==> run D <==
// pcie_pio_ctrl
module pcie_pio_ctrl (
  input          clk,
  input          reset,
  input          tvalid,
  input  [63:0]  tdata,
  output         tready,
  input  [7:0]   tstrb,
  input  [21:0]  tuser,
  input          tlast,
  output [7:0]   cfg_addr,
  output [31:0]  cfg_wr_data,
  output         cfg_rd_cmd,
  output         cfg_wr_cmd,
  input  [31:0]  cfg_rd_data,
  input          cfg_valid,
  output         fifo0_wr_cmd,
  output [131:0] fifo0_wr_data,
  input          fifo0_empty_flag,
  input          fifo0_full_flag,
  input          fifo0_prog_full_flag,
  input          fifo1_full_flag,
  input          fifo1_empty_flag,
  output         fifo1_rd_cmd,
  input  [131:0] fifo1_rd_data,
  input  [7:0]   cfg_bus_number,
  input  [4:0]   cfg_device_number,
  input  [2:0]   cfg_function_number,
  input          lnk_up,
  input          cfg_to_turnoff,
  output         cfg_to_turnoff_ok,
  output         tx_tvalid,
  output [63:0]  tx_tdata,
  input          tx_tready,
  output [7:0]   tx_tstrb,
  output         tx_tlast
);
Settings: LEC_CHECK=0, CAP_MARGIN=20, CORE_MARGIN=2, CORE_UTILIZATION=70, CTS_CLUSTER_SIZE=23, SETUP_SLACK_MARGIN=0.5, SLEW_MARGIN=20; clock period 2.95 ns.
run.sh (not shown) runs the stock make flow with config.mk's settings and CLKGATE_MAP_FILE=.
==> run P (differences from run D) <==
--- a/flow/config.mk
+++ b/flow/config.mk
@@ -7,7 +7,6 @@
 export LEC_CHECK = 0
+export ABC_AREA = 1
 export CAP_MARGIN = 20
 export CORE_MARGIN = 2
-export CORE_UTILIZATION = 70
-export CTS_CLUSTER_SIZE = 23
-export SETUP_SLACK_MARGIN = 0.5
+export CORE_UTILIZATION = 57
 export SLEW_MARGIN = 20
==> flow/constraint.sdc (replaced) <==
create_clock -name core_clock -period 5.95 [get_ports {clk}]
set_input_delay 1.1900 -clock core_clock [delete_from_list [all_inputs] [get_ports {clk}]]
set_output_delay 1.1900 -clock core_clock [all_outputs]
set_load 0.01 [all_outputs]
==> run Z (differences from run D) <==
--- a/flow/config.mk
+++ b/flow/config.mk
@@ -7,7 +7,7 @@
 export LEC_CHECK = 0
+export ABC_AREA = 1
 export CAP_MARGIN = 20
 export CORE_MARGIN = 2
-export CORE_UTILIZATION = 70
-export CTS_CLUSTER_SIZE = 23
-export SETUP_SLACK_MARGIN = 0.5
+export CORE_UTILIZATION = 69
+export SETUP_SLACK_MARGIN = 0.8
 export SLEW_MARGIN = 20
==> flow/constraint.sdc (replaced) <==
create_clock -name core_clock -period 3.07 [get_ports {clk}]
set_input_delay 0.6140 -clock core_clock [delete_from_list [all_inputs] [get_ports {clk}]]
set_output_delay 0.6140 -clock core_clock [all_outputs]
set_load 0.01 [all_outputs]
==> run Y (differences from run D) <==
--- a/flow/config.mk
+++ b/flow/config.mk
@@ -9,5 +9,5 @@
 export CORE_MARGIN = 2
-export CORE_UTILIZATION = 70
-export CTS_CLUSTER_SIZE = 23
-export SETUP_SLACK_MARGIN = 0.5
+export CORE_UTILIZATION = 72
+export CTS_CLUSTER_DIAMETER = 400
+export SETUP_SLACK_MARGIN = 0.44
 export SLEW_MARGIN = 20
==> flow/constraint.sdc (replaced) <==
create_clock -name core_clock -period 2.81 [get_ports {clk}]
set_input_delay 0.5620 -clock core_clock [delete_from_list [all_inputs] [get_ports {clk}]]
set_output_delay 0.5620 -clock core_clock [all_outputs]
set_load 0.01 [all_outputs]
==> comparison <==
The lowest sequential share of layout area belongs to run Z, the highest to run D. Against run Z, the wire length of run Y is larger by about 6%. Worst setup slack, lowest first: run Y, run D, run Z, run P. Against run P, the critical path depth of run D is lower by 4. Sequential power, lowest first: run P, run Z, run D, run Y. Run P passed the timing, design-rule and antenna checks. Run Y ran to the end with no violations. Run D ran to the end with no violations. Run Z ran to the end with no violations. Fmax: run P is smaller than run D (about 50%). Clock skew, lowest first: run P, run D, run Z, run Y. Final area: run Z > run Y > run P > run D. In synthesized cell count, run Z and run P do not differ. In sequential cell count, run Z and run Y do not differ.
==> figures <==
metric                                                                          run D                                 run Y                           run Z                            run P
Status                                                       timing/DRC/antenna clean              timing/DRC/antenna clean        timing/DRC/antenna clean         timing/DRC/antenna clean
Die W                                                                          297 um                                293 um                          304 um                           334 um
Met3 layer usage reported by global route                                       7.05%                                 9.05%                           8.60%                            6.13%
Power share of the combinational group                                           3.2%                                  3.6%                            4.3%                             3.9%
Post-synth mux share                                                            7.31%                                 7.31%                              0%                               0%
Antenna diodes                                                                     22                                    20                              15                               16
Summed standard-cell area reported by yosys                                 60300 um2                             60300 um2                       62200 um2                        62200 um2
Critical hold path startpoint                                                   reset                                 reset                           reset    u_a4lm.awaddr[1]$_SDFFE_PP0P_
Post-synth net total                                                             5346                                  5346                            7307                             7307
Flop pwr share                                                                  52.5%                                 52.6%                           52.1%                            51.0%
Clk slew on worst S/H paths                                                   0.06 ns                               0.06 ns                         0.07 ns                          0.06 ns
Initial core utilization                                                        70.7%                                 72.4%                           69.4%                            57.3%
WHS Endpoint                                           u_enc.tx_tstrb[6]$_SDFFE_PP0P_  u_dec.fifo0_wr_data[87]$_SDFFE_PP0P_  u_dec.cfg_addr[0]$_SDFFE_PP0P_  u_a4ls.rfwraddr[1]$_SDFFE_PP0P_
Final Worst Setup Slack                                                      0.491 ns                              0.316 ns                        0.769 ns                          1.23 ns
Met2 Routed Length                                                           89900 um                              99100 um                        94900 um                         97300 um
Worst-case register-to-register setup slack                                   0.49 ns                               0.32 ns                         0.77 ns                          1.23 ns
Combined global-route utilization of all metal layers                           40.1%                                 46.1%                           42.0%                            35.2%
Share of cell area taken by flip-flops and latches                              51.5%                                 50.8%                           50.4%                            50.9%
Source of the worst register-to-register timing path       u_enc.counter[8]$_DFFE_PP_            u_enc.counter[5]$_DFFE_PP_      u_enc.counter[1]$_DFFE_PP_       u_enc.counter[1]$_DFFE_PP_
Power of the combinational group                                              1.32 mW                               1.54 mW                         1.71 mW                           818 uW
Worst setup path end                                   u_enc.tx_tdata[3]$_SDFFE_PP0P_       u_enc.tx_tdata[21]$_SDFFE_PP0P_      u_enc.counter[8]$_DFFE_PP_   u_enc.buffer[61]$_SDFFCE_PP0P_
Period Utilization, post-route                                                  83.4%                                 88.7%                           74.9%                            79.3%

==> inputs of v21 <==
pcie_pio_ctrl again, from the RTL that the note above started with.
clock: 2.84 ns
lec_check: 0
abc_area: 0
cap_margin: 20
cell_pad_in_sites_detail_placement: 0
core_aspect_ratio: 1.67
core_margin: 2
core_utilization: 64
gpl_timing_driven: 1
place_density_lb_addon: 0.02
slew_margin: 20
tns_end_percent: 90
==> v34 (differences from v21) <==
- ABC_AREA: 0 -> unset
- CELL_PAD_IN_SITES_DETAIL_PLACEMENT: 0 -> unset
- CORE_ASPECT_RATIO: 1.67 -> unset
- CORE_UTILIZATION: 64 -> 40
- CTS_CLUSTER_SIZE: unset -> 35
- GPL_TIMING_DRIVEN: 1 -> unset
- PLACE_DENSITY_LB_ADDON: 0.02 -> unset
- TNS_END_PERCENT: 90 -> unset
==> flow/constraint.sdc (replaced) <==
create_clock -name core_clock -period 4.38 [get_ports {clk}]
set_input_delay 0.8760 -clock core_clock [delete_from_list [all_inputs] [get_ports {clk}]]
set_output_delay 0.8760 -clock core_clock [all_outputs]
set_load 0.01 [all_outputs]
==> v23 (differences from v21) <==
- ABC_AREA: 0 -> 1
- CELL_PAD_IN_SITES_DETAIL_PLACEMENT: 0 -> unset
- CORE_ASPECT_RATIO: 1.67 -> unset
- CORE_UTILIZATION: 64 -> 68
- GPL_TIMING_DRIVEN: 1 -> unset
- PLACE_DENSITY_LB_ADDON: 0.02 -> unset
- TNS_END_PERCENT: 90 -> unset
==> flow/constraint.sdc (replaced) <==
create_clock -name core_clock -period 13.8 [get_ports {clk}]
set_input_delay 2.7600 -clock core_clock [delete_from_list [all_inputs] [get_ports {clk}]]
set_output_delay 2.7600 -clock core_clock [all_outputs]
set_load 0.01 [all_outputs]
==> v25 (differences from v21) <==
- CORE_UTILIZATION: 64 -> 68
- SETUP_SLACK_MARGIN: unset -> 1.1
==> flow/constraint.sdc (replaced) <==
create_clock -name core_clock -period 7.44 [get_ports {clk}]
set_input_delay 1.4880 -clock core_clock [delete_from_list [all_inputs] [get_ports {clk}]]
set_output_delay 1.4880 -clock core_clock [all_outputs]
set_load 0.01 [all_outputs]
==> notes <==
Die area: v34 is larger than v25 (about 70%). The highest via count belongs to v23, the lowest to v34. Between v23 and v21, the lower first-iteration DRC count is in v21 (gap about 45%, measured against v21). In combinational power, v34 is at 2.5 times the value of v23. Final area, highest first: v34, v23, v21, v25. Worst hold slack: v21 < v34 < v23 < v25.
==> figures <==
| quantity | v21 | v25 | v34 | v23 |
|---|---|---|---|---|
| Result of the run | timing/DRC/antenna clean | timing/DRC/antenna clean | timing/DRC/antenna clean | timing/DRC/antenna clean |
| CP Capture Point | u_enc.buffer[115] | u_rf.array_reg[12][24] | u_enc.tx_tdata[6] | u_rf.array_reg[15][16] |
| R2r setup slk | 0.17 ns | 3.71 ns | 1.23 ns | 9.22 ns |
| Number of non-filler instances in the completed layout | 6844 | 6590 | 7557 | 8573 |
| Internal portion of total power | 32.7 mW | 12.3 mW | 21.9 mW | 6.76 mW |
| Hold_sp | reset | u_rf.rd_data[11] | reset | u_enc.fifo1_rd_cmd |
| Final Hold Slack | 0.302 ns | 0.458 ns | 0.451 ns | 0.457 ns |
| Standard cell with the maximum stage delay on the critical path | sky130_fd_sc_hd__or4_4 | sky130_fd_sc_hd__o21ai_2 | sky130_fd_sc_hd__dfxtp_2 | sky130_fd_sc_hd__nor2_4 |
| Non-clock buffer share of cell area | 10.5% | 8.35% | 8.81% | 8.07% |
| Total die size | 96800 µm² | 91100 µm² | 154000 µm² | 93800 µm² |
| Met3 usage in global routing | 7.11% | 9.10% | 3.92% | 9.41% |
| Global-route wire length before repair | 283000 µm | 276000 µm | 286000 µm | 293000 µm |
| Hpwl dp | 131000 µm | 122000 µm | 128000 µm | 126000 µm |
| Combinational Gates | 3124 | 3124 | 3124 | 4353 |

==> 03-06: inputs <==
Starting RTL as in the previous note.
// pcie_pio_ctrl
module pcie_pio_ctrl (
  input          clk,
  input          reset,
  input          tvalid,
  input  [63:0]  tdata,
  output         tready,
  input  [7:0]   tstrb,
  input  [21:0]  tuser,
  input          tlast,
  output [7:0]   cfg_addr,
  output [31:0]  cfg_wr_data,
  output         cfg_rd_cmd,
  output         cfg_wr_cmd,
  input  [31:0]  cfg_rd_data,
  input          cfg_valid,
  output         fifo0_wr_cmd,
  output [131:0] fifo0_wr_data,
  input          fifo0_empty_flag,
  input          fifo0_full_flag,
  input          fifo0_prog_full_flag,
  input          fifo1_full_flag,
  input          fifo1_empty_flag,
  output         fifo1_rd_cmd,
  input  [131:0] fifo1_rd_data,
  input  [7:0]   cfg_bus_number,
  input  [4:0]   cfg_device_number,
  input  [2:0]   cfg_function_number,
  input          lnk_up,
  input          cfg_to_turnoff,
  output         cfg_to_turnoff_ok,
  output         tx_tvalid,
  output [63:0]  tx_tdata,
  input          tx_tready,
  output [7:0]   tx_tstrb,
  output         tx_tlast
);
make LEC_CHECK=0 ABC_AREA=1 CAP_MARGIN=30 CORE_ASPECT_RATIO=0.56 CORE_MARGIN=2 CORE_UTILIZATION=40 GPL_ROUTABILITY_DRIVEN=1 GPL_TIMING_DRIVEN=0 HOLD_SLACK_MARGIN=0.04 MAX_ROUTING_LAYER=met4 MIN_ROUTING_LAYER=met2 PLACE_DENSITY_LB_ADDON=0.23 SLEW_MARGIN=20 finish   # period 10.0 ns
==> inputs of 04-07, as changes to 03-06 <==
Settings changed: ABC_AREA 1 to not set, CAP_MARGIN 30 to 20, CORE_ASPECT_RATIO 0.56 to not set, CORE_UTILIZATION 40 to 19, GPL_ROUTABILITY_DRIVEN 1 to not set, GPL_TIMING_DRIVEN 0 to not set, HOLD_SLACK_MARGIN 0.04 to not set, MAX_ROUTING_LAYER met4 to not set, MIN_ROUTING_LAYER met2 to not set, PLACE_DENSITY_LB_ADDON 0.23 to not set.
==> flow/constraint.sdc (replaced) <==
create_clock -name core_clock -period 13.2 [get_ports {clk}]
set_input_delay 2.6400 -clock core_clock [delete_from_list [all_inputs] [get_ports {clk}]]
set_output_delay 2.6400 -clock core_clock [all_outputs]
set_load 0.01 [all_outputs]
==> inputs of 07-24, as changes to 03-06 <==
Settings changed: CAP_MARGIN 30 to 20, CORE_ASPECT_RATIO 0.56 to not set, CORE_UTILIZATION 40 to 72, CTS_CLUSTER_DIAMETER set to 400, GPL_ROUTABILITY_DRIVEN 1 to not set, GPL_TIMING_DRIVEN 0 to not set, HOLD_SLACK_MARGIN 0.04 to not set, MAX_ROUTING_LAYER met4 to not set, MIN_ROUTING_LAYER met2 to not set, PLACE_DENSITY set to 0.38, PLACE_DENSITY_LB_ADDON 0.23 to not set, SETUP_SLACK_MARGIN set to 0.44.
==> flow/constraint.sdc (replaced) <==
create_clock -name core_clock -period 2.81 [get_ports {clk}]
set_input_delay 0.5620 -clock core_clock [delete_from_list [all_inputs] [get_ports {clk}]]
set_output_delay 0.5620 -clock core_clock [all_outputs]
set_load 0.01 [all_outputs]
==> inputs of 07-14, as changes to 03-06 <==
Settings changed: ABC_AREA 1 to not set, CORE_ASPECT_RATIO 0.56 to not set, GPL_ROUTABILITY_DRIVEN 1 to not set, GPL_TIMING_DRIVEN 0 to not set, MAX_ROUTING_LAYER met4 to not set, MIN_ROUTING_LAYER met2 to not set, PLACE_DENSITY_LB_ADDON 0.23 to not set.
==> qor summary <==
item	07-14	03-06	04-07	07-24
Smallest setup slack after layout	5.06 ns	-	7.74 ns	0.411 ns
Fraction of power spent switching nets	22.3%	-	22.3%	22.7%
Hold EP	-	-	u_a4lm.wrdata[19]$_SDFFE_PP0P_	u_dec.buffer0[129]$_SDFFCE_PN0P_
Clk cell area share	6.74%	-	6.57%	6.05%
First element of the critical path	reset	-	reset	u_enc.counter[7]$_DFFE_PP_
Number of instances in the placed design	7,216	9,689	9,352	8,351
Number of tap cells inserted	2,016	-	4,160	1,144
Outcome	complete, no violations	stopped before the end	complete, no violations	complete, no violations
Failing step	-	5_1_grt	-	-
Total standard cell area after synthesis	0.0603 mm2	0.0622 mm2	0.0603 mm2	0.0622 mm2
Data required, critical path	10.66 ns	-	13.68 ns	3.52 ns
Worst ir drop on vdd	0.000179 V	-	0.0000881 V	0.000654 V
AO/OA Area Share	11.4%	13.1%	11.4%	13.1%
Sequential fraction of the synthesis area	61.7%	59.8%	61.7%	59.8%
Mapped Nets	5,346	7,307	5,346	7,307
DRT iter0 DRCs	4,304	-	5,001	10,200
Leading power group	registers	-	registers	registers
Non-filler instance count after layout	7,518	-	9,649	8,650
Post-CTS Setup Inserts	0	0	0	8
Post-route design area	0.0722 mm2	-	0.0749 mm2	0.0738 mm2
XOR/XNOR share of the synthesized area	0.0726%	0.113%	0.0726%	0.113%
Internal Power	9.49 mW	-	7.33 mW	33.3 mW
Endpoints failing setup	0	-	0	0
Post-synthesis mux area share	7.31%	0%	7.31%	0%
Wirelength, routed	197,000 um	-	220,000 um	211,000 um

==> build 52: inputs <==
pcie_pio_ctrl again, from the RTL that the note above started with.
Settings: LEC_CHECK=0, ABC_AREA=0, CAP_MARGIN=20, CELL_PAD_IN_SITES_DETAIL_PLACEMENT=1, CORE_ASPECT_RATIO=1.36, CORE_MARGIN=2, CORE_UTILIZATION=28, GPL_ROUTABILITY_DRIVEN=1, PLACE_DENSITY=0.55, SLEW_MARGIN=20; clock period 5.61 ns.
==> inputs of build 6, as changes to build 52 <==
ABC_AREA = not set   (was 0)
CELL_PAD_IN_SITES_GLOBAL_PLACEMENT = 2   (was not set)
CORE_ASPECT_RATIO = 0.85   (was 1.36)
CORE_UTILIZATION = 31   (was 28)
GPL_ROUTABILITY_DRIVEN = not set   (was 1)
PLACE_DENSITY = not set   (was 0.55)
PLACE_DENSITY_LB_ADDON = 0.25   (was not set)
==> flow/constraint.sdc (replaced) <==
create_clock -name core_clock -period 5.05 [get_ports {clk}]
set_input_delay 1.0100 -clock core_clock [delete_from_list [all_inputs] [get_ports {clk}]]
set_output_delay 1.0100 -clock core_clock [all_outputs]
set_load 0.01 [all_outputs]
==> results.py <==
# Metrics from the implementation run
metrics = {
    "setup_path": {
        "worstRegToRegCells": 8,
        "cpMaxStageDelayCell": "or3_2",
        "timing.critical_path.from": "u_enc.state_reg[3]",
    },
    "placed_design": {
        "placed_cells": 7794,
        "preCtsSetupSlack_ns": 0.8935,
    },
    "final_layout": {
        "sh_comb_area_pct": 29.14,
        "finalInstanceArea_um2": 73490,
        "area_share_clock_buf_inv_pct": 7.174,
        "post-route-util_pct": 37.94,
    },
    "power_and_ir_drop": {
        "irDropWorstVdd_v": 0.0002222,
    },
    "run_status": {
        "status": "finished clean",
    },
    "cts": {
        "cts_inserted_buffers": 161,
    },
    "detailed_routing": {
        "drt_wl_total_mm": 223.2,
    },
}
That was build 6.
==> results.py <==
# Metrics from the implementation run
metrics = {
    "final_layout": {
        "finalInstanceArea_um2": 73510,
        "sh_comb_area_pct": 29.14,
    },
    "setup_path": {
        "worstRegToRegCells": 6,
        "timing.critical_path.from": "u_enc.counter[5]",
        "cpMaxStageDelayCell": "nand2b_2",
    },
    "power_and_ir_drop": {
        "powerComb_mw": 0.713,
    },
    "placed_design": {
        "preCtsSetupSlack_ns": 1.170,
        "placed_cells": 8018,
    },
    "timing": {
        "grt_setup_unrepaired": "false",
    },
    "run_status": {
        "status": "finished clean",
    },
}
That was build 52.
Power figures rest on the tool's default switching activity, not on a simulated workload.
